[flow/design.v]
`timescale 1ns / 1ps
module cla_slice_part(g,p,a,b);
 input a, b;
 output g;  
 output p;  
 assign g = a & b;
 assign p = a ^ b;
endmodule
module CarryPropagateGenerateUnit( g,p,a,b);
	input  [15:0] a,b;
	output [15:0] g,p;
	cla_slice_part s0(g[0],p[0],a[0],b[0]);
	cla_slice_part s1(g[1],p[1],a[1],b[1]);
	cla_slice_part s2(g[2],p[2],a[2],b[2]);
	cla_slice_part s3(g[3],p[3],a[3],b[3]);
	cla_slice_part s4(g[4],p[4],a[4],b[4]);
	cla_slice_part s5(g[5],p[5],a[5],b[5]);
	cla_slice_part s6(g[6],p[6],a[6],b[6]);
	cla_slice_part s7(g[7],p[7],a[7],b[7]);
	cla_slice_part s8(g[8],p[8],a[8],b[8]);
	cla_slice_part s9(g[9],p[9],a[9],b[9]);
	cla_slice_part s10(g[10],p[10],a[10],b[10]);
	cla_slice_part s11(g[11],p[11],a[11],b[11]);
	cla_slice_part s12(g[12],p[12],a[12],b[12]);
	cla_slice_part s13(g[13],p[13],a[13],b[13]);
	cla_slice_part s14(g[14],p[14],a[14],b[14]);
	cla_slice_part s15(g[15],p[15],a[15],b[15]);
endmodule
module SixteenBitSummationUnit(sum,p,carry,cin);
  input [14:0] carry;
  input cin;
  input [15:0] p;
  output [15:0] sum;
  assign sum[0] = p[0] ^ cin;
  assign sum[1] = p[1] ^ carry[0];
  assign sum[2] = p[2] ^ carry[1];
  assign sum[3] = p[3] ^ carry[2];
  assign sum[4] = p[4] ^ carry[3];
  assign sum[5] = p[5] ^ carry[4];
  assign sum[6] = p[6] ^ carry[5];
  assign sum[7] = p[7] ^ carry[6];
  assign sum[8] = p[8] ^ carry[7];
  assign sum[9] = p[9] ^ carry[8];
  assign sum[10] = p[10] ^ carry[9];
  assign sum[11] = p[11] ^ carry[10];
  assign sum[12] = p[12] ^ carry[11];
  assign sum[13] = p[13] ^ carry[12];
  assign sum[14] = p[14] ^ carry[13];
  assign sum[15] = p[15] ^ carry[14];
endmodule
module four_bit_block_cla(P,G,carry,p,g,cin);
	input [3:0] p,g;
	input cin;
	output [2:0] carry;
	output P,G;
	assign	carry[0] = 	g[0] |
											cin & p[0];
	assign	carry[1] =  g[1] |
											g[0] & p[1] |
											cin  &  p[0] & p[1];
	assign	carry[2] =  g[2] |
											g[1] & p[2] |
											g[0] & p [1] & p[2] |
											cin  & p[0] & p[1] & p[2];
	assign	P = p[0] & p[1] & p[2] & p[3];
	assign	G = g[3] | 
							g[2] & p[3] |
							g[1] & p[2] & p[3] |
							g[0] & p[1] & p[2] & p[3];
endmodule
module cla_16_two_level(sum,cout,a,b,cin);
	input [15:0] a, b;
	input cin;
	output [15:0] sum;
	output  cout;
	wire [15:0]   g, p,carry;  
	wire [3:0]  G,P;
	assign carry[3]  = G[0] | cin & P[0];
	assign carry[7]  = G[1] | G[0] & P[1] | cin & P[0] & P[1]; 
	assign carry[11] = G[2] |
										 G[1] & P[2] |
										 G[0] & P[1] & P[2] | 
										 cin  & P[0] & P[1] & P[2];
	assign cout = G[3] |
								G[2] & P[3] |
								G[1] & P[2] & P[3] |
								G[0] & P[1] & P[2] & P[3] |
								cin   & P[0] & P[1] & P[2] & P[3];
	CarryPropagateGenerateUnit   CPGU( g,p,a,b);
	four_bit_block_cla FBBC0(P[0],G[0],carry[2:0],p[3:0],g[3:0],cin);     
	four_bit_block_cla FBBC1(P[1],G[1],carry[6:4],p[7:4],g[7:4],carry[3]);   
	four_bit_block_cla FBBC2(P[2],G[2],carry[10:8],p[11:8],g[11:8],carry[7]);
	four_bit_block_cla FBBC3(P[3],G[3],carry[14:12],p[15:12],g[15:12],carry[11]); 
	SixteenBitSummationUnit TTBSU(sum,p,carry[14:0],cin);
endmodule
`timescale 1ns / 1ps
module xnew2(
	output reg [15:0] x,
	input [15:0] x0,
	input [15:0] y,
	input cin,
	input reset,
	input stop,
	input clk
	);
	wire [15:0] sum,a,b;
	wire cout;	 
	cla_16_two_level alu(sum,cout,a,b,cin);
	assign a=x;
	assign b=cin?(~y):y;
	always @(posedge clk)
	begin
		if(reset)
		begin
			x<=x0;
		end
		else
		begin
			if(!stop)
			begin
				x<=sum;
			end
			else
			begin
				x<=x;
			end
		end
	end
endmodule
`timescale 1ns / 1ps
module ynew2(
	output reg [15:0] y,
	input [15:0] y0,
	input [15:0] x,
	input cin,
	input reset,
	input stop,
	input clk
	);
	wire [15:0] sum,a,b;
	wire cout;	 
	cla_16_two_level alu(sum,cout,a,b,cin);
	assign a=y;
	assign b=cin?(~x):x;
	always @(posedge clk)
	begin
		if(reset)
		begin
			y<=y0;
		end
		else
		begin
			if(!stop)
			begin
				y<=sum;
			end
			else
			begin
				y<=y;
			end
		end	
	end
endmodule
`timescale 1ns / 1ps
module znew2(
	output reg [15:0] z,
	output zsign,
	input [15:0] z0,
	input [15:0] zrom,
	input cin,
	input reset,
	input stop,
	input clk
	);
	wire [15:0] sum,a,b;
	wire cout;	 
	cla_16_two_level alu(sum,cout,a,b,cin);
	assign a=z;
	assign b=cin?(~zrom):zrom;
	always @(posedge clk)
	begin
		if(reset)
		begin
			z<=z0;
		end
		else
		begin
			if(!stop)
				z<=sum;
			else
				z<=z;
		end	
	end
	assign zsign=z[15];
endmodule
`timescale 1ns / 1ps
module datapathnew2(
	output [15:0] x,
	output [15:0] y,
	input [15:0] z0,
	input [3:0] i,
	input reset,
	input stop,
	input clk
	); 
	parameter xinit=16'b0010_0110_1101_1101;	 
	parameter yinit=16'b0;
	reg [15:0] zrom_q;
	wire [15:0] xval,yval,zval;
	wire [15:0] x0,y0;
	wire [15:0] z;
	wire zsign;
	always @(*)
	begin
		case(i)
			4'd0: zrom_q=16'b0011_0010_0100_0011;
			4'd1: zrom_q=16'b0001_1101_1010_1100;
			4'd2: zrom_q=16'b0000_1111_1010_1101;
			4'd3: zrom_q=16'b0000_0111_1111_0101;
			4'd4: zrom_q=16'b0000_0011_1111_1110;
			4'd5: zrom_q=16'b0000_0001_1111_1111;
			4'd6: zrom_q=16'b0000_0000_1111_1111;
			4'd7: zrom_q=16'b0000_0000_0111_1111;
			4'd8: zrom_q=16'b0000_0000_0011_1111;
			4'd9: zrom_q=16'b0000_0000_0001_1111;
			4'd10: zrom_q=16'b0000_0000_0000_1111;
			4'd11: zrom_q=16'b0000_0000_0000_0111;
			4'd12: zrom_q=16'b0000_0000_0000_0011;
			4'd13: zrom_q=16'b0000_0000_0000_0001;
			4'd14: zrom_q=16'b0;
			4'd15: zrom_q=16'b0;
			default: zrom_q=16'b0;
		endcase
	end
	xnew2 xmod(x,x0,yval,xcin,reset,stop,clk);
	ynew2 ymod(y,y0,xval,ycin,reset,stop,clk);
	znew2 zmod(z,zsign,z0,zval,zcin,reset,stop,clk);
	assign x0=xinit;
	assign y0=yinit;
	assign xval=$signed(x)>>>i;
	assign yval=$signed(y)>>>i;
	assign zval=zrom_q;
	assign xcin=zsign?1'b0:1'b1;
	assign ycin=zsign?1'b1:1'b0;
	assign zcin=zsign?1'b0:1'b1;
endmodule
`timescale 1ns / 1ps
module cordic_sincos(
	input clk,
	input rst,
	input start,
	input [15:0] z0,
	output ready,
	output reg done,
	output [15:0] x,
	output [15:0] y
	);
	reg busy;
	reg [3:0] cnt;
	wire load;
	assign ready = ~busy;
	assign load = rst | (start & ~busy);
	always @(posedge clk)
	begin
		if(rst)
		begin
			busy <= 1'b0;
			cnt <= 4'd0;
			done <= 1'b0;
		end
		else
		begin
			done <= 1'b0;
			if(!busy)
			begin
				cnt <= 4'd0;
				if(start)
					busy <= 1'b1;
			end
			else
			begin
				cnt <= cnt + 4'd1;
				if(cnt == 4'd15)
				begin
					busy <= 1'b0;
					done <= 1'b1;
				end
			end
		end
	end
	datapathnew2 dp(x,y,z0,cnt,load,~busy,clk);
endmodule
[flow/run.sh]
#!/bin/bash
# the make line also repeats each setting of config.mk as NAME=value (left out here)
make -C /OpenROAD-flow-scripts/flow DESIGN_CONFIG=/design/flow/config.mk WORK_HOME=/design/flow/orfs CLKGATE_MAP_FILE= finish
[flow/config.mk]
export PLATFORM = sky130hd
export DESIGN_NAME = cordic_sincos
export DESIGN_NICKNAME = cordic_sincos
export VERILOG_FILES = /design/flow/design.v
export SDC_FILE = /design/flow/constraint.sdc
export NUM_CORES = 4
export LEC_CHECK = 0
export ABC_AREA = 1
export CAP_MARGIN = 0
export CELL_PAD_IN_SITES_GLOBAL_PLACEMENT = 0
export CORE_ASPECT_RATIO = 0.92
export CORE_MARGIN = 2
export CORE_UTILIZATION = 72
export CTS_CLUSTER_DIAMETER = 28
export CTS_CLUSTER_SIZE = 15
export GPL_TIMING_DRIVEN = 1
export MIN_ROUTING_LAYER = met1
export PLACE_DENSITY_LB_ADDON = 0.12
export SETUP_SLACK_MARGIN = 0.99
export SLEW_MARGIN = 20
export TNS_END_PERCENT = 95
[flow/constraint.sdc]
create_clock -name core_clock -period 3.35 [get_ports {clk}]
set_input_delay 0.6700 -clock core_clock [delete_from_list [all_inputs] [get_ports {clk}]]
set_output_delay 0.6700 -clock core_clock [all_outputs]
set_load 0.01 [all_outputs]
==> results.json, run 1 <==
{
  "place_hpwl_um": 12800,
  "synthAoiAreaFrac_pct": 15.6,
  "io_buffers": 52,
  "die_h_um": 95.1,
  "ys_cells": 898,
  "status": "aborted with a tool error",
  "clockBufferDepth": 2,
  "yosys_warnings": 8,
  "yosysTopAreaCell": "dfxtp_1",
  "synth_cell_types": 53,
  "root_buffer": "clkbuf_8",
  "ff_type": "dfxtp_1",
  "syn_inst": 898,
  "synthDominantCellAreaShare_pct": 16.0,
  "async_flop_share_pct": 0,
  "rows": 33,
  "grt_usage_pct": 71.8,
  "top_cells_by_area": "dfxtp_1 (16%), nand2_1 (13%), ha_1 (12%)",
  "top_cells_by_count": "nand2_1 (221), inv_1 (82), nand3_1 (67)",
  "place_inst": 1020,
  "die_area_um2": 9790,
  "synth-adder-area-share_pct": 14.7,
  "clock_sinks": 68,
  "core_area_um2": 8840,
  "grt_overflow": 33,
  "cts_made_buffers": 9,
  "stop_stage": "5_1_grt",
  "top_cell": "nand2_1",
  "synth_seq_share_pct": 23.4,
  "die_w_um": 103,
  "routabilityCongestion": 0.975,
  "xor_share_pct": 7.40,
  "num_io_pins": 53,
  "syn-cell-area_um2": 6490,
  "cts.htree.levels": 3,
  "ys_area_um2": 6490,
  "ys_ff": 68,
  "synthTopLogicFamily": "simple AND/OR/NAND/NOR gates",
  "simple_gate_area_share_pct": 25.5,
  "firstError": "[ERROR GRT-0232] Routing congestion too high. Check the congestion heatmap in the GUI.",
  "edf_count": 16,
  "syn_nets": 988,
  "mux_share_pct": 0.655,
  "syn_avg_cell_area_um2": 7.23,
  "initial_utilization_pct": 73.5,
  "cts_hold_buf": 0
}
==> timing repair <==
item	CTS
gates cloned	3
buffers inserted	28
pin swaps	33
endpoints found under the setup margin	53
gates resized	99
==> stage by stage <==
stage / instance area, µm² / power, µW / setup WS, ps
after CTS: 7820 / 5380 / 103
after detailed placement: 6940 / 4110 / 15.4
after global placement: 6940 / 3910 / 74.2
after floorplan: 6590 / 3440 / 330
==> layer usage <==
layer	GRT overflow	track usage, %
met1	1	73.1
met2	16	89.2
met3	0	55.6
met4	16	68.6
met5	0	17.6
==> run 2: changes to the inputs <==
- ABC_AREA: 1 -> 0
- CAP_MARGIN: 0 -> 20
- CELL_PAD_IN_SITES_GLOBAL_PLACEMENT: 0 -> 3
- CORE_ASPECT_RATIO: 0.92 -> default
- CORE_UTILIZATION: 72 -> 37
- CTS_CLUSTER_DIAMETER: 28 -> 190
- CTS_CLUSTER_SIZE: 15 -> default
- HOLD_SLACK_MARGIN: default -> -0.01
- MAX_ROUTING_LAYER: default -> met5
- MIN_ROUTING_LAYER: met1 -> met2
- PLACE_DENSITY: default -> 0.58
- PLACE_DENSITY_LB_ADDON: 0.12 -> default
- SETUP_SLACK_MARGIN: 0.99 -> 0.91
- TNS_END_PERCENT: 95 -> default
- clock period: 3.35 -> 7.83 ns (I/O delays scaled with it)
==> results.json, run 2 <==
{
  "tightest_slew_ps": 905,
  "first_pass_iters": 55,
  "synth_cell_types": 54,
  "slowest_delay_ps": 890,
  "ys_area_um2": 6290,
  "hold_start": "dp.ymod.y[6]",
  "path_delay_family": "AND-OR/OR-AND gates",
  "clk_pin_slew_ps": 60,
  "xor_share_pct": 10.7,
  "p_leak_uw": 0.00291,
  "synthDominantCellAreaShare_pct": 16.5,
  "ff_type": "dfxtp_1",
  "cts.htree.levels": 3,
  "syn_avg_cell_area_um2": 9.06,
  "violatedChecks": "design-rule violations",
  "top_cells_by_area": "dfxtp_1 (17%), ha_1 (12%), xnor2_1 (8.5%)",
  "place_inst": 907,
  "setup_viol": 0,
  "cp-start-kind": "flop",
  "reg2reg_from": "cnt[2]",
  "num_antenna_cells": 0,
  "routabilityCongestion": 0.869,
  "num_io_pins": 53,
  "p_int_uw": 1470,
  "initial_utilization_pct": 38.0,
  "die_h_um": 134,
  "path_buffers": 1,
  "mux_share_pct": 14.2,
  "cts_made_buffers": 9,
  "cp_slowest_cell": "dfxtp_1",
  "root_buffer": "clkbuf_16",
  "synthAoiAreaFrac_pct": 16.0,
  "edf_count": 16,
  "clock_sinks": 68,
  "syn_nets": 785,
  "final.setup.tns_ps": 0,
  "grt_max_degree": 44,
  "top_power_group": "combinational cells",
  "synth_seq_share_pct": 24.2,
  "grt_usage_pct": 30.3,
  "power_combinational_uw": 1510,
  "areaGrowthSynthToFinish_pct": 12.3,
  "synthTopLogicFamily": "AND-OR/OR-AND gates",
  "tritoncts": "yes",
  "core_area_um2": 16600,
  "yosysTopAreaCell": "dfxtp_1",
  "rr_worst_depth": 17,
  "io_buffers": 52,
  "slew_viol_final": 0,
  "ys_cells": 695,
  "grt_pass1_vias": 7412,
  "seq_cell_power_uw": 593,
  "arrival_ps": 5720,
  "place_hpwl_um": 12500,
  "fin_nets": 788,
  "ir_worst_vdd_uv": 181,
  "crit_end": "dp.ymod.y[15]",
  "simple_gate_area_share_pct": 11.1,
  "min_path_cells": 2,
  "comb_power_share_pct": 59.1,
  "powerDensity_nw_per_um2": 362,
  "rows": 47,
  "worst-setup-path-type": "reg -> reg",
  "crit_start": "cnt[2]",
  "top_cell": "nand2_1",
  "yosys_warnings": 8,
  "drtIter0Drc": 827,
  "status": "finished with violations",
  "drt-total-wl_um": 17600,
  "maxCapViolCount": 0,
  "slew_headroom_pct": 39.6,
  "timing.rr.end": "dp.ymod.y[15]",
  "hold_path.class": "reg -> reg",
  "ys_ff": 68,
  "cts_resized": 0,
  "required_ps": 8040,
  "p_seq_share_pct": 23.2,
  "die_w_um": 134,
  "cp_cell_sequence": "inv_1, mux4_2, xnor2_1, ha_1, and3_1, a221oi_1, o21ai_0, a21oi_1, nor2_1, o32a_1, ha_1, o21a_1, o21ai_0, nand2b_1, xnor2_1, a21oi_1, nor2_1",
  "wl_per_cell_um": 19.1,
  "skew_ps": 8.69,
  "crit_path_end_kind": "flop",
  "syn-cell-area_um2": 6290,
  "r2r_slack_ps": 2320,
  "drtAntennaViolNets": 0,
  "fmax_mhz": 181,
  "warning_count": 40,
  "async_flop_share_pct": 0,
  "cp_max_fo": 22,
  "powerClk_uw": 453,
  "fin_cells": 923,
  "holdPathEnd": "dp.ymod.y[6]",
  "die_area_um2": 18100,
  "antenna_found_initial": 0,
  "routed-via-count": 6779,
  "timing.final.hold_violations": 0,
  "clock_latency_ps": 350,
  "switching_share_pct": 42.6,
  "post_cts_buffers": 0,
  "syn_inst": 695,
  "clockBufferDepth": 2,
  "power.switching_uw": 1090,
  "cts_hold_buf": 0,
  "cp.depth": 17,
  "grt_overflow": 0,
  "drc": 2,
  "synth-adder-area-share_pct": 15.2,
  "rsz0062_at_grt": "false",
  "grt_pass1_wl_um": 27400,
  "viasPerCell": 7.34,
  "clkPwrFrac_pct": 17.7,
  "finalCritPeriodShare_pct": 70.4,
  "top_cells_by_count": "nand2_1 (69), ha_1 (62), xnor2_1 (61)",
  "period_needed_ps": 5510
}
run 2: area by class of cell:
cell class	instances	area, µm²
Inverter	35	131
Sequential cell	68	1530
Multi-Input combinational cell	524	4240
Timing Repair Buffer	60	581
Tap cell	220	275
Fill cell	1668	9520
Clock buffer	10	229
Clock inverter	6	88.8
run 2: through the flow:
step	util, %	area (µm²)	hold slack [ps]	power, µW	worst slack [ps]
final	42.6	7070	545	2560	2320
after floorplan	-	6290	486	1740	3150
after global placement	40.7	6740	523	2060	2280
after CTS	42.6	7060	550	2550	2260
after detailed placement	40.7	6740	540	2080	2270
after global routing	42.6	7070	592	2800	1890
run 2: layer usage:
metal	track usage [%]	routed length (µm)
met3	46.3	8240
met5	9.72	92
met2	31.8	8300
met1	-	0
met4	6.61	949
==> run 3: changes to the inputs <==
- ABC_AREA: 0 -> default
- CELL_PAD_IN_SITES_GLOBAL_PLACEMENT: 3 -> default
- CORE_UTILIZATION: 37 -> 72
- CTS_CLUSTER_DIAMETER: 190 -> 350
- CTS_CLUSTER_SIZE: default -> 97
- GPL_TIMING_DRIVEN: 1 -> default
- HOLD_SLACK_MARGIN: -0.01 -> default
- MAX_ROUTING_LAYER: met5 -> default
- MIN_ROUTING_LAYER: met2 -> default
- PLACE_DENSITY: 0.58 -> 0.4
- SETUP_SLACK_MARGIN: 0.91 -> default
- clock period: 7.83 -> 3.76 ns (I/O delays scaled with it)
==> results.json, run 3 <==
{
  "status": "finished with violations",
  "violatedChecks": "negative setup slack",
  "fill_cells": 283,
  "ys_cells": 695,
  "cp_slowest_cell": "dfxtp_4",
  "rsz0062_at_grt": "true",
  "xor_share_pct": 10.7,
  "comb_power_share_pct": 71.0,
  "wl_per_cell_um": 24.4,
  "cts_made_buffers": 9,
  "crit_start": "cnt[0]",
  "grt_pass1_vias": 6390,
  "fmax_mhz": 222,
  "hold_path.class": "reg -> reg",
  "cts_hold_buf": 0,
  "ys_ff": 68,
  "drt-total-wl_um": 22700,
  "wl_met3_um": 2640,
  "mux_share_pct": 14.2,
  "ff_type": "dfxtp_1",
  "wl_met2_um": 10400,
  "clock_sinks": 68,
  "p_leak_uw": 0.00351,
  "syn_avg_cell_area_um2": 9.06,
  "clk_pin_slew_ps": 90,
  "warning_count": 44,
  "rr_worst_depth": 25,
  "initial_utilization_pct": 73.3,
  "yosys_warnings": 8,
  "crit_path_end_kind": "flop",
  "core_area_um2": 8590,
  "io_buffers": 52,
  "antenna_found_initial": 0,
  "die_h_um": 97.5,
  "drc": 0,
  "powerClk_uw": 656,
  "finalCritPeriodShare_pct": 120,
  "crit_path_frequent_cell": "buf_4",
  "fin_nets": 906,
  "die_area_um2": 9510,
  "die_w_um": 97.5,
  "skew_ps": 12.2,
  "place_hpwl_um": 13400,
  "tightest_slew_ps": 784,
  "cp-start-kind": "flop",
  "reg2reg_from": "cnt[0]",
  "yosysTopAreaCell": "dfxtp_1",
  "viasPerCell": 6.98,
  "clkPwrFrac_pct": 10.3,
  "num_antenna_cells": 0,
  "slowest_delay_ps": 410,
  "clock_latency_ps": 370,
  "crit_end": "dp.ymod.y[11]",
  "arrival_ps": 4760,
  "simple_gate_area_share_pct": 11.1,
  "setup_ws_ps": -749,
  "synthTopLogicFamily": "AND-OR/OR-AND gates",
  "slew_viol_final": 0,
  "num_io_pins": 53,
  "period_needed_ps": 4510,
  "path_buffers": 8,
  "routabilityCongestion": 0.943,
  "powerDensity_nw_per_um2": 792,
  "synthDominantCellAreaShare_pct": 16.5,
  "power_combinational_uw": 4530,
  "required_ps": 4010,
  "cp.depth": 25,
  "p_seq_share_pct": 18.7,
  "setup_viol": 19,
  "dp_slack_ps": -597,
  "final.setup.tns_ps": -7610,
  "r2r_slack_ps": -750,
  "switching_share_pct": 45.2,
  "ys_area_um2": 6290,
  "hold_start": "dp.ymod.y[9]",
  "timing.rr.end": "dp.ymod.y[11]",
  "path_delay_family": "AND-OR/OR-AND gates",
  "syn_inst": 695,
  "grt_usage_pct": 42.8,
  "top_cells_by_area": "dfxtp_1 (17%), ha_1 (12%), xnor2_1 (8.5%)",
  "async_flop_share_pct": 0,
  "syn-cell-area_um2": 6290,
  "grt_pass1_wl_um": 32100,
  "syn_nets": 785,
  "areaGrowthSynthToFinish_pct": 27.9,
  "synthAoiAreaFrac_pct": 16.0,
  "top_layer_used": "met4",
  "timing.final.hold_violations": 0,
  "cp_max_fo": 7,
  "worst-setup-path-type": "reg -> reg",
  "grt_max_degree": 35,
  "maxCapViolCount": 0,
  "min_path_cells": 2,
  "top_cell": "nand2_1",
  "synth_cell_types": 54,
  "grt_overflow": 0,
  "cts.htree.levels": 3,
  "top_power_group": "combinational cells",
  "hold_slack_ps": 617,
  "rows": 34,
  "drtIter0Drc": 784,
  "first_pass_iters": 8,
  "ir_worst_vdd_uv": 683,
  "tritoncts": "yes",
  "power_uw": 6380,
  "slew_headroom_pct": 47.5,
  "utilization_pct": 93.7,
  "synth-adder-area-share_pct": 15.2,
  "routed-via-count": 6488,
  "root_buffer": "clkbuf_8",
  "power.switching_uw": 2880,
  "wl_met1_um": 7810,
  "edf_count": 16,
  "top_cells_by_count": "nand2_1 (69), ha_1 (62), xnor2_1 (61)",
  "clockBufferDepth": 2,
  "drtAntennaViolNets": 0,
  "holdPathEnd": "dp.ymod.y[9]",
  "seq_cell_power_uw": 1190,
  "synth_seq_share_pct": 24.2,
  "p_int_uw": 3490
}
==> run 3: metrics by stage <==
stage,instances,instance area [µm²]
after floorplan,695,6330
after global placement,887,7420
after detailed placement,887,7420
after CTS,922,7850
after global routing,929,8050
final,929,8050
==> run 3: area by class of cell <==
| class | count | area (µm²) | area share, % |
|---|---|---|---|
| well taps | 108 | 135 | 1.68 |
| repair buffers | 178 | 1610 | 19.9 |
| flip-flops and latches | 68 | 1530 | 19.0 |
| multi-input cells | 524 | 4450 | 55.3 |
| inverters | 35 | 131 | 1.63 |
| clock inverters | 7 | 75.1 | 0.933 |
| clock buffers | 9 | 124 | 1.54 |
==> run 3: what timing repair did <==
action / 4_1_cts / 5_1_grt
setup endpoints to repair: 17 / 22
cloned: 0 / 0
pin swaps: 16 / 27
buffers inserted: 19 / 7
gates resized: 32 / 35
==> run 3: metal layers <==
metal | vias to the layer above | track usage [%]
met5 | - | 0
met4 | 0 | 25.2
met3 | 218 | 10.0
met2 | 626 | 72.4
met1 | 2995 | 49.3
li1 | 2649 | -
==> run 4: changes to the inputs <==
- ABC_AREA: default -> 1
- CORE_UTILIZATION: 72 -> 69
- CTS_CLUSTER_DIAMETER: 350 -> 213
- CTS_CLUSTER_SIZE: 97 -> 72
- PLACE_DENSITY: 0.4 -> default
- clock period: 3.76 -> 2.79 ns (I/O delays scaled with it)
==> results.json, run 4 <==
{
  "status": "aborted with a tool error",
  "stop_stage": "5_1_grt",
  "firstError": "[ERROR DPL-0038] Utilization greater than 100%, impossible to legalize",
  "synthAoiAreaFrac_pct": 15.6,
  "mux_share_pct": 0.655,
  "syn_avg_cell_area_um2": 7.23,
  "die_w_um": 101,
  "synth_cell_types": 53,
  "io_buffers": 52,
  "syn_nets": 988,
  "async_flop_share_pct": 0,
  "synth-adder-area-share_pct": 14.7,
  "place_hpwl_um": 15300,
  "clock_sinks": 68,
  "core_area_um2": 9200,
  "yosys_warnings": 8,
  "clockBufferDepth": 2,
  "synthTopLogicFamily": "simple AND/OR/NAND/NOR gates",
  "num_io_pins": 53,
  "initial_utilization_pct": 70.6,
  "cts.htree.levels": 3,
  "routabilityCongestion": 0.977,
  "root_buffer": "clkbuf_8",
  "yosysTopAreaCell": "dfxtp_1",
  "rows": 35,
  "cts_made_buffers": 9,
  "top_cells_by_area": "dfxtp_1 (16%), nand2_1 (13%), ha_1 (12%)",
  "simple_gate_area_share_pct": 25.5,
  "synth_seq_share_pct": 23.4,
  "syn-cell-area_um2": 6490,
  "place_inst": 1145,
  "ys_ff": 68,
  "synthDominantCellAreaShare_pct": 16.0,
  "die_area_um2": 10200,
  "xor_share_pct": 7.40,
  "edf_count": 16,
  "syn_inst": 898,
  "ys_area_um2": 6490,
  "top_cell": "nand2_1",
  "ys_cells": 898,
  "ff_type": "dfxtp_1",
  "die_h_um": 101,
  "top_cells_by_count": "nand2_1 (221), inv_1 (82), nand3_1 (67)"
}
-- run 4: stage by stage --
step           cell area, µm²  setup slack, ps
2_1_floorplan            6530             -236
3_3_place_gp             7990             -395
3_5_place_dp             7990             -492
4_1_cts                  8650             -444
-- run 4: what timing repair did --
item	in CTS
hold buffers	0
gates resized	77
hold endpoints to repair	0
cloned	2
endpoints found under the setup margin	31
pin swaps	49
setup buffers	20
==> run 5: changes to the inputs <==
- CAP_MARGIN: 20 -> 0
- CELL_PAD_IN_SITES_GLOBAL_PLACEMENT: default -> 0
- CORE_ASPECT_RATIO: default -> 0.92
- CORE_UTILIZATION: 69 -> 72
- CTS_CLUSTER_DIAMETER: 213 -> 28
- CTS_CLUSTER_SIZE: 72 -> 15
- GPL_TIMING_DRIVEN: default -> 1
- MIN_ROUTING_LAYER: default -> met1
- PLACE_DENSITY_LB_ADDON: default -> 0.12
- SETUP_SLACK_MARGIN: default -> 0.45
- TNS_END_PERCENT: default -> 95
- clock period: 2.79 -> 3.44 ns (I/O delays scaled with it)
==> results.json, run 5 <==
{
  "crit_path_end_kind": "flop",
  "comb_power_share_pct": 67.0,
  "syn_inst": 898,
  "period_needed_ps": 3470,
  "areaGrowthSynthToFinish_pct": 23.3,
  "timing.rr.end": "dp.xmod.x[12]",
  "routabilityCongestion": 0.985,
  "antenna_found_initial": 0,
  "finalCritPeriodShare_pct": 101,
  "die_h_um": 95.1,
  "power_combinational_uw": 3710,
  "synthDominantCellAreaShare_pct": 16.0,
  "slowest_delay_ps": 520,
  "simple_gate_area_share_pct": 25.5,
  "cp_cell_sequence": "inv_8, buf_12, o21ai_4, mux2i_4, buf_4, buf_4, o211ai_4, o21ai_1, nand2_1, nand2_2, ha_4, nand4_1, inv_2, nand2_1, nand3_2, nand2_2, nand2_4, buf_4, inv_2, fa_2, o22ai_1",
  "skew_ps": 22.9,
  "drtIter0Drc": 1013,
  "p_leak_uw": 0.00378,
  "seq_cell_power_uw": 1170,
  "cp_slowest_cell": "fa_2",
  "drtAntennaViolNets": 0,
  "yosysTopAreaCell": "dfxtp_1",
  "setup_viol": 3,
  "place_hpwl_um": 12600,
  "grt_max_degree": 36,
  "top_power_group": "combinational cells",
  "num_antenna_cells": 0,
  "first_pass_iters": 9,
  "holdPathEnd": "dp.ymod.y[2]",
  "tightest_slew_ps": 826,
  "grt_pass1_vias": 5973,
  "min_path_cells": 2,
  "routed-via-count": 6867,
  "ys_area_um2": 6490,
  "grt_pass1_wl_um": 28900,
  "xor_share_pct": 7.40,
  "r2r_slack_ps": -30,
  "wl_per_cell_um": 19.5,
  "slew_headroom_pct": 44.9,
  "initial_utilization_pct": 73.5,
  "p_int_uw": 2820,
  "cp-start-kind": "flop",
  "cp_max_fo": 6,
  "fill_cells": 409,
  "rsz0062_at_grt": "true",
  "cts.htree.levels": 3,
  "syn_avg_cell_area_um2": 7.23,
  "cts_made_buffers": 9,
  "crit_end": "dp.xmod.x[12]",
  "status": "finished with violations",
  "powerDensity_nw_per_um2": 692,
  "arrival_ps": 3700,
  "cts_hold_buf": 0,
  "io_buffers": 52,
  "path_buffers": 7,
  "switching_share_pct": 49.0,
  "dp_slack_ps": -95.7,
  "hold_start": "dp.ymod.y[2]",
  "clock_latency_ps": 380,
  "grt_overflow": 0,
  "die_w_um": 103,
  "num_io_pins": 53,
  "slew_viol_final": 0,
  "path_delay_family": "adder cells",
  "edf_count": 16,
  "tritoncts": "yes",
  "mux_share_pct": 0.655,
  "synth_cell_types": 53,
  "powerClk_uw": 650,
  "syn-cell-area_um2": 6490,
  "async_flop_share_pct": 0,
  "clkPwrFrac_pct": 11.8,
  "warning_count": 42,
  "top_cell": "nand2_1",
  "reg2reg_from": "cnt[0]",
  "rr_worst_depth": 21,
  "utilization_pct": 90.6,
  "yosys_warnings": 8,
  "maxCapViolCount": 0,
  "crit_path_frequent_cell": "buf_4",
  "synth_seq_share_pct": 23.4,
  "worst-setup-path-type": "reg -> reg",
  "final.setup.tns_ps": -85.4,
  "die_area_um2": 9790,
  "top_cells_by_area": "dfxtp_1 (16%), nand2_1 (13%), ha_1 (12%)",
  "required_ps": 3670,
  "p_seq_share_pct": 21.2,
  "syn_nets": 988,
  "ys_ff": 68,
  "synth-adder-area-share_pct": 14.7,
  "clk_pin_slew_ps": 90,
  "grt_usage_pct": 38.1,
  "drc": 0,
  "clock_sinks": 68,
  "fin_nets": 1046,
  "viasPerCell": 6.34,
  "clockBufferDepth": 2,
  "core_area_um2": 8840,
  "fmax_mhz": 288,
  "crit_start": "cnt[0]",
  "cp.depth": 21,
  "synthTopLogicFamily": "simple AND/OR/NAND/NOR gates",
  "drt-total-wl_um": 21100,
  "ff_type": "dfxtp_1",
  "top_cells_by_count": "nand2_1 (221), inv_1 (82), nand3_1 (67)",
  "hold_path.class": "reg -> reg",
  "timing.final.hold_violations": 0,
  "setup_ws_ps": -33.0,
  "violatedChecks": "negative setup slack",
  "root_buffer": "clkbuf_8",
  "rows": 33,
  "ir_worst_vdd_uv": 559,
  "synthAoiAreaFrac_pct": 15.6,
  "ys_cells": 898,
  "power.switching_uw": 2710
}
[run 5: per-stage QoR]
stage	power, µW	area, µm²	std cells	hold WS [ps]
2_1_floorplan	3250	6500	898	474
3_3_place_gp	3730	6900	1025	541
3_5_place_dp	3900	6900	1025	537
4_1_cts	4810	7410	1062	549
5_1_grt	5860	8000	1083	595
6_report	5540	8000	1083	556
[run 5: final cells by class]
cell class / count / area, µm² / share of cell area, %
Clock buffer: 10 / 128 / 1.59
Clock inverter: 6 / 41.3 / 0.516
Inverter: 93 / 362 / 4.52
Multi-Input combinational cell: 668 / 4640 / 57.9
Sequential cell: 68 / 1530 / 19.1
Tap cell: 122 / 153 / 1.91
Timing Repair Buffer: 116 / 1150 / 14.4
[run 5: per-layer routing]
layer | up-vias | global-route usage, % | part of all wire (%)
li1 | 3055 | - | -
met1 | 3167 | 49.9 | 38
met2 | 531 | 61.5 | 47
met3 | 114 | 7.40 | 11
met4 | 0 | 15.5 | 4.5
met5 | - | 0 | 0
[run 5: timing repair]
action                     in CTS  in global routing
pin swaps                      26                 55
gates resized                  46                121
gates cloned                    1                  3
setup buffers                  20                 18
setup endpoints to repair      29                 30
==> run 6: changes to the inputs <==
- CAP_MARGIN: 0 -> 20
- CELL_PAD_IN_SITES_GLOBAL_PLACEMENT: 0 -> default
- CORE_ASPECT_RATIO: 0.92 -> 0.5
- CORE_UTILIZATION: 72 -> 47
- CTS_CLUSTER_DIAMETER: 28 -> 209
- CTS_CLUSTER_SIZE: 15 -> 99
- GPL_ROUTABILITY_DRIVEN: default -> 0
- GPL_TIMING_DRIVEN: 1 -> default
- HOLD_SLACK_MARGIN: default -> 0.3
- MIN_ROUTING_LAYER: met1 -> default
- PLACE_DENSITY: default -> 0.48
- PLACE_DENSITY_LB_ADDON: 0.12 -> default
- SETUP_SLACK_MARGIN: 0.45 -> default
- TNS_END_PERCENT: 95 -> 15
- clock period: 3.44 -> 5.0 ns (I/O delays scaled with it)
==> results.json, run 6 <==
{
  "syn_avg_cell_area_um2": 7.23,
  "num_io_pins": 53,
  "hold_slack_ps": 527,
  "die_w_um": 170,
  "top_cells_by_area": "dfxtp_1 (16%), nand2_1 (13%), ha_1 (12%)",
  "yosysTopAreaCell": "dfxtp_1",
  "path_delay_family": "simple AND/OR/NAND/NOR gates",
  "slowest_delay_ps": 410,
  "die_area_um2": 14800,
  "grt_overflow": 0,
  "power_combinational_uw": 1840,
  "place_inst": 1064,
  "rows": 30,
  "fin_cells": 1080,
  "skew_ps": 14.0,
  "cts.htree.levels": 3,
  "utilization_pct": 52.9,
  "powerClk_uw": 729,
  "syn_nets": 988,
  "drtIter0Drc": 360,
  "ys_cells": 898,
  "async_flop_share_pct": 0,
  "worst-setup-path-type": "reg -> reg",
  "post_cts_buffers": 0,
  "reg2reg_from": "cnt[0]",
  "routed-via-count": 5751,
  "synthTopLogicFamily": "simple AND/OR/NAND/NOR gates",
  "ir_worst_vdd_uv": 200,
  "wl_per_cell_um": 15.5,
  "finalCritPeriodShare_pct": 75.8,
  "io_buffers": 52,
  "rsz0062_at_grt": "false",
  "drtAntennaViolNets": 0,
  "grt_usage_pct": 24.4,
  "synthDominantCellAreaShare_pct": 16.0,
  "clk_pin_slew_ps": 70,
  "cts_hold_buf": 0,
  "holdPathEnd": "dp.ymod.y[2]",
  "cp.depth": 28,
  "final.setup.tns_ps": 0,
  "drt-total-wl_um": 16700,
  "p_leak_uw": 0.00345,
  "core_area_um2": 13500,
  "min_path_cells": 2,
  "simple_gate_area_share_pct": 25.5,
  "syn-cell-area_um2": 6490,
  "slew_viol_final": 0,
  "maxCapViolCount": 0,
  "timing.rr.end": "dp.ymod.y[15]",
  "place_hpwl_um": 12000,
  "timing.final.hold_violations": 0,
  "synthAoiAreaFrac_pct": 15.6,
  "yosys_warnings": 8,
  "p_seq_share_pct": 23.3,
  "p_int_uw": 1890,
  "hold_start": "dp.ymod.y[2]",
  "ys_area_um2": 6490,
  "crit_start": "cnt[0]",
  "seq_cell_power_uw": 781,
  "setup_viol": 0,
  "die_h_um": 87.1,
  "xor_share_pct": 7.40,
  "r2r_slack_ps": 1210,
  "switching_share_pct": 43.7,
  "cp_slowest_cell": "buf_4",
  "cts_resized": 0,
  "grt_max_degree": 44,
  "tritoncts": "yes",
  "root_buffer": "clkbuf_16",
  "syn_inst": 898,
  "warning_count": 40,
  "num_antenna_cells": 0,
  "grt_pass1_vias": 5435,
  "rr_worst_depth": 28,
  "fmax_mhz": 264,
  "placed_area_um2": 6820,
  "path_buffers": 3,
  "cp_max_fo": 43,
  "mux_share_pct": 0.655,
  "final_area_um2": 7140,
  "cp-start-kind": "flop",
  "ys_ff": 68,
  "crit_end": "dp.ymod.y[15]",
  "ff_type": "dfxtp_1",
  "initial_utilization_pct": 48.0,
  "fin_nets": 989,
  "antenna_found_initial": 0,
  "comb_power_share_pct": 54.9,
  "drc": 0,
  "cts_made_buffers": 9,
  "hold_path.class": "reg -> reg",
  "top_power_group": "combinational cells",
  "top_cell": "nand2_1",
  "period_needed_ps": 3790,
  "synth_cell_types": 53,
  "required_ps": 5240,
  "slew_headroom_pct": 47.6,
  "arrival_ps": 4030,
  "power.switching_uw": 1460,
  "viasPerCell": 5.33,
  "powerDensity_nw_per_um2": 469,
  "clkPwrFrac_pct": 21.8,
  "clock_sinks": 68,
  "crit_path_end_kind": "flop",
  "status": "no timing/DRC/antenna violations",
  "first_pass_iters": 5,
  "clockBufferDepth": 2,
  "top_cells_by_count": "nand2_1 (221), inv_1 (82), nand3_1 (67)",
  "crit_path_frequent_cell": "nand2_1",
  "grt_pass1_wl_um": 28200,
  "clock_latency_ps": 350,
  "synth-adder-area-share_pct": 14.7,
  "synth_seq_share_pct": 23.4,
  "edf_count": 16,
  "tightest_slew_ps": 786,
  "areaGrowthSynthToFinish_pct": 10.0
}
## run 6: final cells by class
class                           instances  area (µm²)
Inverter                               93         354
Tap cell                              176         220
Clock buffer                           10         239
Sequential cell                        68        1520
Clock inverter                          6        87.6
Timing Repair Buffer                   59         573
Multi-Input combinational cell        668        4150
Fill cell                            1358        6370
## run 6: through the flow
step           total power [µW]  setup slack, ps
6_report                   3350             1210
5_1_grt                    3700              754
4_1_cts                    3370             1240
3_5_place_dp               2620             1240
3_3_place_gp               2610             1380
2_1_floorplan              2230             1920
## run 6: metal layers
layer	wire, µm	up-vias	global-route usage [%]	part of all wire [%]
li1	-	2942	-	-
met4	138	0	4.43	0.82
met1	8520	2669	34.2	51
met5	0	-	0	0
met3	825	13	4.32	4.9
met2	7250	127	39.8	43
==> run 7: changes to the inputs <==
- ABC_AREA: 1 -> 0
- CAP_MARGIN: 20 -> 35
- CELL_PAD_IN_SITES_GLOBAL_PLACEMENT: default -> 0
- CORE_ASPECT_RATIO: 0.5 -> 0.92
- CORE_UTILIZATION: 47 -> 64
- CTS_CLUSTER_DIAMETER: 209 -> 28
- CTS_CLUSTER_SIZE: 99 -> default
- GPL_ROUTABILITY_DRIVEN: 0 -> default
- GPL_TIMING_DRIVEN: default -> 1
- HOLD_SLACK_MARGIN: 0.3 -> default
- MIN_ROUTING_LAYER: default -> met1
- PLACE_DENSITY: 0.48 -> default
- SETUP_SLACK_MARGIN: default -> 0.45
- TNS_END_PERCENT: 15 -> 95
- clock period: 5.0 -> 4.17 ns (I/O delays scaled with it)
==> results.json, run 7 <==
{
  "status": "finished with violations",
  "violatedChecks": "negative setup slack",
  "antenna_found_initial": 0,
  "grt_max_degree": 35,
  "die_area_um2": 10600,
  "p_leak_uw": 0.00322,
  "comb_power_share_pct": 68.6,
  "setup_viol": 4,
  "top_cells_by_count": "nand2_1 (69), ha_1 (62), xnor2_1 (61)",
  "viasPerCell": 6.16,
  "routed-via-count": 5491,
  "clock_sinks": 68,
  "clk_pin_slew_ps": 90,
  "syn_nets": 785,
  "syn_inst": 695,
  "finalCritPeriodShare_pct": 104,
  "cts.htree.levels": 3,
  "slew_viol_final": 0,
  "cp_max_fo": 8,
  "ys_area_um2": 6290,
  "fin_nets": 850,
  "switching_share_pct": 44.1,
  "cp_slowest_cell": "mux4_2",
  "cp.depth": 20,
  "arrival_ps": 4580,
  "ys_ff": 68,
  "setup_ws_ps": -150,
  "min_path_cells": 2,
  "maxCapViolCount": 0,
  "place_hpwl_um": 12400,
  "cts_made_buffers": 9,
  "timing.final.hold_violations": 0,
  "mux_share_pct": 14.2,
  "required_ps": 4430,
  "synthDominantCellAreaShare_pct": 16.5,
  "top_power_group": "combinational cells",
  "synth-adder-area-share_pct": 15.2,
  "grt_usage_pct": 33.6,
  "yosysTopAreaCell": "dfxtp_1",
  "routabilityCongestion": 0.943,
  "synth_cell_types": 54,
  "cp-start-kind": "flop",
  "num_io_pins": 53,
  "powerClk_uw": 572,
  "r2r_slack_ps": -150,
  "power.switching_uw": 2340,
  "root_buffer": "clkbuf_8",
  "grt_pass1_vias": 5436,
  "holdPathEnd": "dp.xmod.x[14]",
  "drtIter0Drc": 444,
  "top_cells_by_area": "dfxtp_1 (17%), ha_1 (12%), xnor2_1 (8.5%)",
  "synthAoiAreaFrac_pct": 16.0,
  "clock_latency_ps": 380,
  "rsz0062_at_grt": "true",
  "simple_gate_area_share_pct": 11.1,
  "warning_count": 43,
  "slowest_delay_ps": 510,
  "path_delay_family": "AND-OR/OR-AND gates",
  "grt_overflow": 0,
  "grt_pass1_wl_um": 27800,
  "syn-cell-area_um2": 6290,
  "crit_start": "cnt[0]",
  "path_buffers": 3,
  "ys_cells": 695,
  "worst-setup-path-type": "reg -> reg",
  "areaGrowthSynthToFinish_pct": 20.9,
  "reg2reg_from": "cnt[0]",
  "fmax_mhz": 231,
  "tritoncts": "yes",
  "die_w_um": 107,
  "edf_count": 16,
  "drc": 0,
  "async_flop_share_pct": 0,
  "synthTopLogicFamily": "AND-OR/OR-AND gates",
  "synth_seq_share_pct": 24.2,
  "initial_utilization_pct": 66.1,
  "cp_cell_sequence": "buf_12, buf_12, mux4_2, inv_2, mux4_2, xnor2_2, ha_1, a21o_1, a21oi_2, o21ai_2, a221o_1, a41o_1, o22a_1, ha_2, o21ai_2, nand2b_1, a21oi_2, xnor2_1, a21oi_1, nor2_1",
  "top_cell": "nand2_1",
  "syn_avg_cell_area_um2": 9.06,
  "yosys_warnings": 8,
  "power_combinational_uw": 3640,
  "skew_ps": 15.7,
  "drt-total-wl_um": 17700,
  "rows": 34,
  "power_uw": 5310,
  "clockBufferDepth": 2,
  "rr_worst_depth": 20,
  "clkPwrFrac_pct": 10.8,
  "drtAntennaViolNets": 0,
  "crit_end": "dp.xmod.x[15]",
  "hold_path.class": "reg -> reg",
  "crit_path_end_kind": "flop",
  "wl_per_cell_um": 19.8,
  "timing.rr.end": "dp.xmod.x[15]",
  "seq_cell_power_uw": 1090,
  "first_pass_iters": 5,
  "ff_type": "dfxtp_1",
  "powerDensity_nw_per_um2": 697,
  "p_int_uw": 2970,
  "die_h_um": 99.1,
  "hold_start": "dp.xmod.x[14]",
  "slew_headroom_pct": 55.8,
  "ir_worst_vdd_uv": 670,
  "xor_share_pct": 10.7,
  "io_buffers": 52,
  "dp_slack_ps": -177,
  "num_antenna_cells": 0,
  "core_area_um2": 9530,
  "period_needed_ps": 4320,
  "p_seq_share_pct": 20.6,
  "tightest_slew_ps": 662
}
## run 7: repair_timing
item / in CTS / in global routing
pin swaps: 14 / 27
cloned: 1 / 0
setup buffers: 13 / 8
hold buffers: 0 / 0
endpoints found under the setup margin: 19 / 22
resized: 32 / 38
## run 7: final cells by class
class	instances	area (µm²)
multi-input cells	524	4450
fillers	641	1920
flip-flops and latches	68	1530
repair buffers	122	1140
well taps	126	158
clock buffers	10	149
inverters	35	134
clock inverters	6	51.3
## run 7: layer usage
metal	track usage [%]	vias up	share of wire, %
met3	4.85	48	6.1
li1	-	2537	-
met2	54.2	254	46
met1	46.1	2652	44
met4	12.6	0	3.1
met5	0	-	0
## run 7: per-stage QoR
step	cell area, µm²	std cells	hold slack (ps)	setup TNS [ps]	utilization (%)
3_3_place_gp	6970	852	516	-24.2	73.1
5_1_grt	7610	891	597	-1010	79.8
4_1_cts	7410	883	547	0	77.7
3_5_place_dp	6980	853	538	-485	73.3
6_report	7610	891	567	-378	79.8
2_1_floorplan	6330	695	486	-82.7	-
==> run 8: changes to the inputs <==
- ABC_AREA: 0 -> default
- CAP_MARGIN: 35 -> 20
- CELL_PAD_IN_SITES_GLOBAL_PLACEMENT: 0 -> default
- CORE_ASPECT_RATIO: 0.92 -> default
- CORE_UTILIZATION: 64 -> 40
- CTS_CLUSTER_DIAMETER: 28 -> default
- GPL_TIMING_DRIVEN: 1 -> default
- MIN_ROUTING_LAYER: met1 -> default
- SETUP_SLACK_MARGIN: 0.45 -> 1.07
- TNS_END_PERCENT: 95 -> default
- clock period: 4.17 -> 4.75 ns (I/O delays scaled with it)
==> results.json, run 8 <==
{
  "clock_latency_ps": 350,
  "top_cell": "nand2_1",
  "io_buffers": 52,
  "slew_headroom_pct": 52.9,
  "synthDominantCellAreaShare_pct": 16.5,
  "clk_pin_slew_ps": 60,
  "worst-setup-path-type": "reg -> reg",
  "die_area_um2": 16800,
  "top_cells_by_count": "nand2_1 (69), ha_1 (62), xnor2_1 (61)",
  "seq_cell_power_uw": 975,
  "powerClk_uw": 838,
  "grt_usage_pct": 21.1,
  "switching_share_pct": 40.7,
  "min_path_cells": 2,
  "period_needed_ps": 4190,
  "rr_worst_depth": 19,
  "wl_per_cell_um": 17.8,
  "status": "no timing/DRC/antenna violations",
  "place_hpwl_um": 11800,
  "core_area_um2": 15300,
  "ir_worst_vdd_uv": 218,
  "synthAoiAreaFrac_pct": 16.0,
  "syn_avg_cell_area_um2": 9.06,
  "num_antenna_cells": 0,
  "p_int_uw": 2780,
  "finalCritPeriodShare_pct": 88.2,
  "cp_slowest_cell": "mux4_2",
  "ys_ff": 68,
  "synthTopLogicFamily": "AND-OR/OR-AND gates",
  "cts_made_buffers": 9,
  "setup_viol": 0,
  "crit_path_end_kind": "flop",
  "synth_seq_share_pct": 24.2,
  "power.switching_uw": 1900,
  "rsz0062_at_grt": "true",
  "yosysTopAreaCell": "dfxtp_1",
  "p_seq_share_pct": 20.8,
  "crit_start": "cnt[0]",
  "timing.rr.end": "dp.ymod.y[15]",
  "cp-start-kind": "flop",
  "synth-adder-area-share_pct": 15.2,
  "viasPerCell": 5.47,
  "path_delay_family": "AND-OR/OR-AND gates",
  "die_w_um": 129,
  "fin_nets": 827,
  "grt_pass1_wl_um": 27300,
  "syn-cell-area_um2": 6290,
  "areaGrowthSynthToFinish_pct": 22.1,
  "reg2reg_from": "cnt[0]",
  "logic_area_um2": 4460,
  "mux_share_pct": 14.2,
  "p_leak_uw": 0.00318,
  "clkPwrFrac_pct": 17.9,
  "grt_max_degree": 35,
  "skew_ps": 7.85,
  "yosys_warnings": 8,
  "drtAntennaViolNets": 0,
  "routabilityCongestion": 0.918,
  "antenna_found_initial": 0,
  "power_combinational_uw": 2870,
  "async_flop_share_pct": 0,
  "path_buffers": 2,
  "warning_count": 41,
  "r2r_slack_ps": 560,
  "clockBufferDepth": 2,
  "syn_nets": 785,
  "utilization_pct": 50.2,
  "fmax_mhz": 239,
  "syn_inst": 695,
  "timing.final.hold_violations": 0,
  "ff_type": "dfxtp_1",
  "cts.htree.levels": 3,
  "slowest_delay_ps": 510,
  "required_ps": 4980,
  "cts_hold_buf": 0,
  "cp.depth": 19,
  "xor_share_pct": 10.7,
  "die_h_um": 129,
  "ys_area_um2": 6290,
  "fill_cells": 1478,
  "edf_count": 16,
  "first_pass_iters": 5,
  "drc": 0,
  "hold_start": "dp.ymod.y[6]",
  "tightest_slew_ps": 705,
  "top_power_group": "combinational cells",
  "grt_pass1_vias": 5163,
  "final.setup.tns_ps": 0,
  "tritoncts": "yes",
  "initial_utilization_pct": 41.1,
  "hold_path.class": "reg -> reg",
  "comb_power_share_pct": 61.3,
  "synth_cell_types": 54,
  "routed-via-count": 5213,
  "num_io_pins": 53,
  "top_cells_by_area": "dfxtp_1 (17%), ha_1 (12%), xnor2_1 (8.5%)",
  "drtIter0Drc": 362,
  "clock_sinks": 68,
  "maxCapViolCount": 0,
  "drt-total-wl_um": 17000,
  "holdPathEnd": "dp.ymod.y[6]",
  "seq_area_um2": 1530,
  "grt_overflow": 0,
  "arrival_ps": 4420,
  "simple_gate_area_share_pct": 11.1,
  "crit_end": "dp.ymod.y[15]",
  "ys_cells": 695,
  "rows": 45,
  "cp_max_fo": 5,
  "root_buffer": "clkbuf_16",
  "cp_cell_sequence": "buf_6, buf_6, mux4_2, mux4_2, xnor2_2, ha_1, and3_4, a221oi_4, o21ai_2, a21oi_2, nor2_2, o32a_1, ha_2, o21a_1, o21ai_2, nand2b_1, xnor2_1, a21oi_1, nor2_1",
  "powerDensity_nw_per_um2": 609,
  "slew_viol_final": 0
}
==> run 8: final cells by class <==
cell class / instances / share of cell area (%)
Sequential cell: 68 / 19.9
Clock inverter: 6 / 1.66
Inverter: 35 / 1.79
Timing Repair Buffer: 99 / 12.3
Tap cell: 211 / 3.43
Clock buffer: 10 / 2.98
Multi-Input combinational cell: 524 / 58.0
==> run 8: stage by stage <==
| step | hold slack, ps | instance area [µm²] | power [µW] | instances | worst slack, ps |
|---|---|---|---|---|---|
| finish | 536 | 7690 | 4680 | 953 | 561 |
| global route | 547 | 7690 | 5050 | 953 | 371 |
| floorplan | 486 | 6330 | 2900 | 695 | 497 |
| CTS | 543 | 7480 | 4500 | 942 | 534 |
| global placement | 531 | 6840 | 3370 | 907 | 285 |
| detailed placement | 536 | 6840 | 3440 | 907 | 232 |
==> run 8: per-layer routing <==
metal  GRT usage (%)  up-vias  share of wire (%)
li1                -     2503                  -
met1            29.3     2535                 46
met2            33.3      151                 46
met3            3.06       24                5.9
met4            8.41        0                2.1
met5               0        -                  0
==> run 8: timing repair <==
action	CTS	global route
pin swaps	26	34
setup buffers	18	11
resized	34	40
cloned	1	0
endpoints found under the setup margin	21	24
==> run 9: changes to the inputs <==
- ABC_AREA: default -> 1
- CAP_MARGIN: 20 -> 0
- CELL_PAD_IN_SITES_GLOBAL_PLACEMENT: default -> 0
- CORE_ASPECT_RATIO: default -> 0.92
- CORE_UTILIZATION: 40 -> 72
- CTS_CLUSTER_DIAMETER: default -> 28
- CTS_CLUSTER_SIZE: default -> 86
- GPL_TIMING_DRIVEN: default -> 1
- MIN_ROUTING_LAYER: default -> met1
- PLACE_DENSITY_LB_ADDON: default -> 0.3
- SETUP_SLACK_MARGIN: 1.07 -> 1.0
- TNS_END_PERCENT: default -> 95
- clock period: 4.75 -> 3.39 ns (I/O delays scaled with it)
==> results.json, run 9 <==
{
  "status": "finished with violations",
  "violatedChecks": "negative setup slack",
  "skew_ps": 15.3,
  "slew_viol_final": 0,
  "top_cell": "nand2_1",
  "synth_seq_share_pct": 23.4,
  "powerClk_uw": 676,
  "num_io_pins": 53,
  "powerDensity_nw_per_um2": 766,
  "fmax_mhz": 265,
  "top_cells_by_count": "nand2_1 (221), inv_1 (82), nand3_1 (67)",
  "simple_gate_area_share_pct": 25.5,
  "fin_nets": 1046,
  "cp.depth": 24,
  "p_leak_uw": 0.00385,
  "grt_pass1_vias": 6244,
  "r2r_slack_ps": -390,
  "setup_ws_ps": -390,
  "comb_power_share_pct": 70.0,
  "cp_max_fo": 7,
  "synth_cell_types": 53,
  "rsz0062_at_grt": "true",
  "io_buffers": 52,
  "cp-start-kind": "flop",
  "hold_start": "dp.ymod.y[14]",
  "xor_share_pct": 7.40,
  "die_h_um": 95.1,
  "seq_cell_power_uw": 1220,
  "timing.final.hold_violations": 0,
  "slew_headroom_pct": 56.1,
  "core_area_um2": 8840,
  "initial_utilization_pct": 73.5,
  "yosys_warnings": 8,
  "crit_end": "dp.ymod.y[7]",
  "clockBufferDepth": 2,
  "antenna_found_initial": 0,
  "setup_viol": 21,
  "worst-setup-path-type": "reg -> reg",
  "slowest_delay_ps": 500,
  "clock_latency_ps": 390,
  "ys_cells": 898,
  "ys_ff": 68,
  "p_seq_share_pct": 19.3,
  "areaGrowthSynthToFinish_pct": 27.5,
  "grt_pass1_wl_um": 31000,
  "syn_inst": 898,
  "viasPerCell": 7.07,
  "drc": 0,
  "grt_overflow": 0,
  "place_hpwl_um": 12300,
  "top_power_group": "combinational cells",
  "arrival_ps": 4050,
  "clkPwrFrac_pct": 10.7,
  "reg2reg_from": "cnt[0]",
  "syn-cell-area_um2": 6490,
  "cts_made_buffers": 9,
  "grt_usage_pct": 41.6,
  "die_area_um2": 9790,
  "clk_pin_slew_ps": 90,
  "final.setup.tns_ps": -3460,
  "hold_path.class": "reg -> reg",
  "routabilityCongestion": 0.942,
  "path_buffers": 4,
  "min_path_cells": 2,
  "synth-adder-area-share_pct": 14.7,
  "drtIter0Drc": 1530,
  "routed-via-count": 7662,
  "power.switching_uw": 3200,
  "period_needed_ps": 3780,
  "yosysTopAreaCell": "dfxtp_1",
  "num_antenna_cells": 0,
  "dp_slack_ps": 30.6,
  "crit_path_frequent_cell": "nand2_2",
  "timing.rr.end": "dp.ymod.y[7]",
  "die_w_um": 103,
  "first_pass_iters": 15,
  "wl_per_cell_um": 24.9,
  "crit_path_end_kind": "flop",
  "p_int_uw": 3140,
  "tightest_slew_ps": 658,
  "rows": 33,
  "cts_hold_buf": 0,
  "cp_cell_sequence": "buf_8, nand2_1, o21ai_1, nand2_1, o211ai_1, nand3_2, nand2_2, xor2_1, ha_1, a21oi_2, nor2_2, nor2_1, o21bai_1, nor2_1, inv_1, ha_2, nand2_2, nand2_2, nand2_2, inv_2, o21ai_2, nand3_1, o211ai_1, inv_1",
  "clock_sinks": 68,
  "switching_share_pct": 50.5,
  "holdPathEnd": "dp.ymod.y[14]",
  "grt_max_degree": 31,
  "cts.htree.levels": 3,
  "finalCritPeriodShare_pct": 112,
  "ir_worst_vdd_uv": 660,
  "edf_count": 16,
  "power_combinational_uw": 4440,
  "crit_start": "cnt[0]",
  "path_delay_family": "simple AND/OR/NAND/NOR gates",
  "maxCapViolCount": 0,
  "ff_type": "dfxtp_1",
  "ys_area_um2": 6490,
  "required_ps": 3660,
  "drt-total-wl_um": 27000,
  "syn_avg_cell_area_um2": 7.23,
  "syn_nets": 988,
  "root_buffer": "clkbuf_8",
  "synthAoiAreaFrac_pct": 15.6,
  "drtAntennaViolNets": 0,
  "rr_worst_depth": 24,
  "synthDominantCellAreaShare_pct": 16.0,
  "tritoncts": "yes",
  "synthTopLogicFamily": "simple AND/OR/NAND/NOR gates",
  "mux_share_pct": 0.655,
  "top_cells_by_area": "dfxtp_1 (16%), nand2_1 (13%), ha_1 (12%)",
  "cp_slowest_cell": "dfxtp_4",
  "async_flop_share_pct": 0,
  "warning_count": 41
}
-- run 9: routing by layer --
| metal | GRT usage, % | share of wire, % | vias up | wire length, µm |
|---|---|---|---|---|
| met3 | 12.2 | 15 | 326 | 4090 |
| met1 | 53.1 | 32 | 3426 | 8710 |
| li1 | - | - | 3052 | - |
| met2 | 63.1 | 42 | 856 | 11400 |
| met5 | 0 | 0.14 | - | 38 |
| met4 | 22.6 | 10 | 2 | 2710 |
-- run 9: cell type report --
| cell class | count | area (µm²) |
|---|---|---|
| sequential | 68 | 1530 |
| tap | 122 | 153 |
| inverter | 93 | 372 |
| clock inverter | 6 | 38.8 |
| timing repair buffer | 114 | 1190 |
| clock buffer | 10 | 138 |
| fill | 298 | 558 |
| timing repair inverter | 2 | 13.8 |
| multi-input combinational | 668 | 4850 |
-- run 9: timing repair --
item,in CTS,in global routing
buffers inserted,19,19
cloned,1,5
pin swaps,11,62
resized,38,138
endpoints found under the setup margin,41,71
-- run 9: metrics by stage --
stage	total power [µW]	hold WS (ps)	cells	cell area (µm²)	util, %
2_1_floorplan	3400	474	898	6590	-
3_3_place_gp	3860	525	1023	6960	78.7
3_5_place_dp	4030	545	1023	6960	78.7
4_1_cts	4990	561	1059	7520	85.2
5_1_grt	6580	615	1083	8280	93.7
6_report	6340	588	1083	8280	93.7
==> run 10: changes to the inputs <==
- ABC_AREA: 1 -> default
- CAP_MARGIN: 0 -> 20
- CELL_PAD_IN_SITES_GLOBAL_PLACEMENT: 0 -> default
- CORE_ASPECT_RATIO: 0.92 -> default
- CTS_CLUSTER_DIAMETER: 28 -> 388
- CTS_CLUSTER_SIZE: 86 -> default
- GPL_TIMING_DRIVEN: 1 -> default
- MIN_ROUTING_LAYER: met1 -> default
- PLACE_DENSITY_LB_ADDON: 0.3 -> default
- SETUP_SLACK_MARGIN: 1.0 -> default
- TNS_END_PERCENT: 95 -> default
- clock period: 3.39 -> 3.61 ns (I/O delays scaled with it)
==> results.json, run 10 <==
{
  "areaGrowthSynthToFinish_pct": 31.3,
  "skew_ps": 18.0,
  "powerClk_uw": 757,
  "grt_usage_pct": 42.6,
  "cp.depth": 21,
  "clockBufferDepth": 2,
  "ir_worst_vdd_uv": 857,
  "drt-total-wl_um": 28200,
  "ys_cells": 695,
  "cp_slowest_cell": "o21ai_0",
  "period_needed_ps": 5060,
  "simple_gate_area_share_pct": 11.1,
  "cp_cell_sequence": "buf_12, inv_1, buf_4, mux2_2, o21ai_0, a21oi_1, xnor2_1, ha_1, a21o_1, a21oi_2, o21ai_2, a221o_1, a41o_1, o22a_1, ha_2, o21ai_2, nand2b_1, a21oi_2, xnor2_1, a21oi_1, nor2_1",
  "arrival_ps": 5330,
  "top_cells_by_area": "dfxtp_1 (17%), ha_1 (12%), xnor2_1 (8.5%)",
  "tritoncts": "yes",
  "grt_pass1_vias": 6358,
  "slew_viol_final": 0,
  "fill_cells": 187,
  "edf_count": 16,
  "mux_share_pct": 14.2,
  "worst-setup-path-type": "reg -> reg",
  "wl_met2_um": 11800,
  "syn_nets": 785,
  "required_ps": 3880,
  "initial_utilization_pct": 73.3,
  "power_combinational_uw": 5410,
  "seq_area_um2": 1530,
  "clkPwrFrac_pct": 10.2,
  "placed_area_um2": 7540,
  "warning_count": 43,
  "synth_seq_share_pct": 24.2,
  "p_seq_share_pct": 16.6,
  "num_io_pins": 53,
  "first_pass_iters": 24,
  "routed-via-count": 7343,
  "top_layer_used": "met4",
  "synth-adder-area-share_pct": 15.2,
  "xor_share_pct": 10.7,
  "finalCritPeriodShare_pct": 140,
  "setup_viol": 28,
  "timing.final.hold_violations": 0,
  "yosysTopAreaCell": "dfxtp_1",
  "top_power_group": "combinational cells",
  "min_path_cells": 2,
  "crit_path_end_kind": "flop",
  "place_hpwl_um": 13500,
  "p_int_uw": 3910,
  "fmax_mhz": 198,
  "syn_inst": 695,
  "crit_end": "dp.xmod.x[15]",
  "violatedChecks": "negative setup slack",
  "cts_made_buffers": 9,
  "final_area_um2": 8260,
  "rsz0062_at_grt": "true",
  "status": "finished with violations",
  "grt_pass1_wl_um": 31900,
  "tightest_slew_ps": 916,
  "wl_per_cell_um": 29.7,
  "crit_start": "cnt[1]",
  "clk_pin_slew_ps": 90,
  "r2r_slack_ps": -1450,
  "p_leak_uw": 0.00361,
  "powerDensity_nw_per_um2": 895,
  "cp-start-kind": "flop",
  "io_buffers": 52,
  "ys_ff": 68,
  "die_h_um": 97.5,
  "comb_power_share_pct": 73.1,
  "path_delay_family": "AND-OR/OR-AND gates",
  "synthAoiAreaFrac_pct": 16.0,
  "clock_sinks": 68,
  "syn_avg_cell_area_um2": 9.06,
  "grt_max_degree": 35,
  "slowest_delay_ps": 730,
  "async_flop_share_pct": 0,
  "switching_share_pct": 47.1,
  "slew_headroom_pct": 38.3,
  "root_buffer": "clkbuf_8",
  "ys_area_um2": 6290,
  "die_w_um": 97.5,
  "maxCapViolCount": 0,
  "drtIter0Drc": 1468,
  "routabilityCongestion": 1.01,
  "drc": 0,
  "path_buffers": 3,
  "wl_met3_um": 4280,
  "setup_ws_ps": -1450,
  "syn-cell-area_um2": 6290,
  "viasPerCell": 7.72,
  "power.switching_uw": 3480,
  "logic_area_um2": 4530,
  "antenna_found_initial": 1,
  "grt_overflow": 0,
  "yosys_warnings": 8,
  "core_area_um2": 8590,
  "hold_path.class": "reg -> reg",
  "holdPathEnd": "dp.ymod.y[9]",
  "die_area_um2": 9510,
  "synthTopLogicFamily": "AND-OR/OR-AND gates",
  "hold_start": "dp.ymod.y[9]",
  "rows": 34,
  "top_cell": "nand2_1",
  "cp_max_fo": 13,
  "cts.htree.levels": 3,
  "wl_met1_um": 8580,
  "timing.rr.end": "dp.xmod.x[15]",
  "dp_slack_ps": -798,
  "synth_cell_types": 54,
  "ff_type": "dfxtp_1",
  "synthDominantCellAreaShare_pct": 16.5,
  "top_cells_by_count": "nand2_1 (69), ha_1 (62), xnor2_1 (61)",
  "seq_cell_power_uw": 1230,
  "reg2reg_from": "cnt[1]",
  "fin_nets": 927,
  "rr_worst_depth": 21,
  "cts_hold_buf": 0,
  "clock_latency_ps": 380,
  "drtAntennaViolNets": 0
}
-- run 10: routing by layer --
| metal | up-vias | global-route usage [%] |
|---|---|---|
| li1 | 2696 | - |
| met1 | 3273 | 50.3 |
| met2 | 964 | 71.5 |
| met3 | 410 | 8.85 |
| met4 | 0 | 25.0 |
| met5 | - | 0 |
-- run 10: repair_timing --
| action | CTS | global route |
|---|---|---|
| gates cloned | 0 | 0 |
| buffers inserted | 9 | 18 |
| resized | 15 | 71 |
| pin swaps | 19 | 56 |
| hold endpoints to repair | 0 | 0 |
| endpoints found under the setup margin | 19 | 29 |
-- run 10: layout make-up --
| class | instances | share of cell area [%] |
|---|---|---|
| Clock buffer | 10 | 1.54 |
| Clock inverter | 6 | 1.08 |
| Antenna cell | 1 | 0.0303 |
| Multi-Input combinational cell | 524 | 54.8 |
| Inverter | 35 | 1.62 |
| Timing Repair Buffer | 199 | 20.8 |
| Tap cell | 108 | 1.64 |
| Sequential cell | 68 | 18.5 |
-- run 10: per-stage QoR --
step           util (%)  power (µW)  TNS [ps]  instances  hold slack [ps]
2_1_floorplan         -        3830     -3440        695              486
3_3_place_gp       87.7        4960     -5030        911              536
3_5_place_dp       87.7        5260     -7340        911              561
4_1_cts            91.8        6170     -4630        936              573
5_1_grt            96.1        7580    -20230        950              675
6_report           96.2        7400    -18180        951              659
Power is estimated from default activity; no workload was simulated.
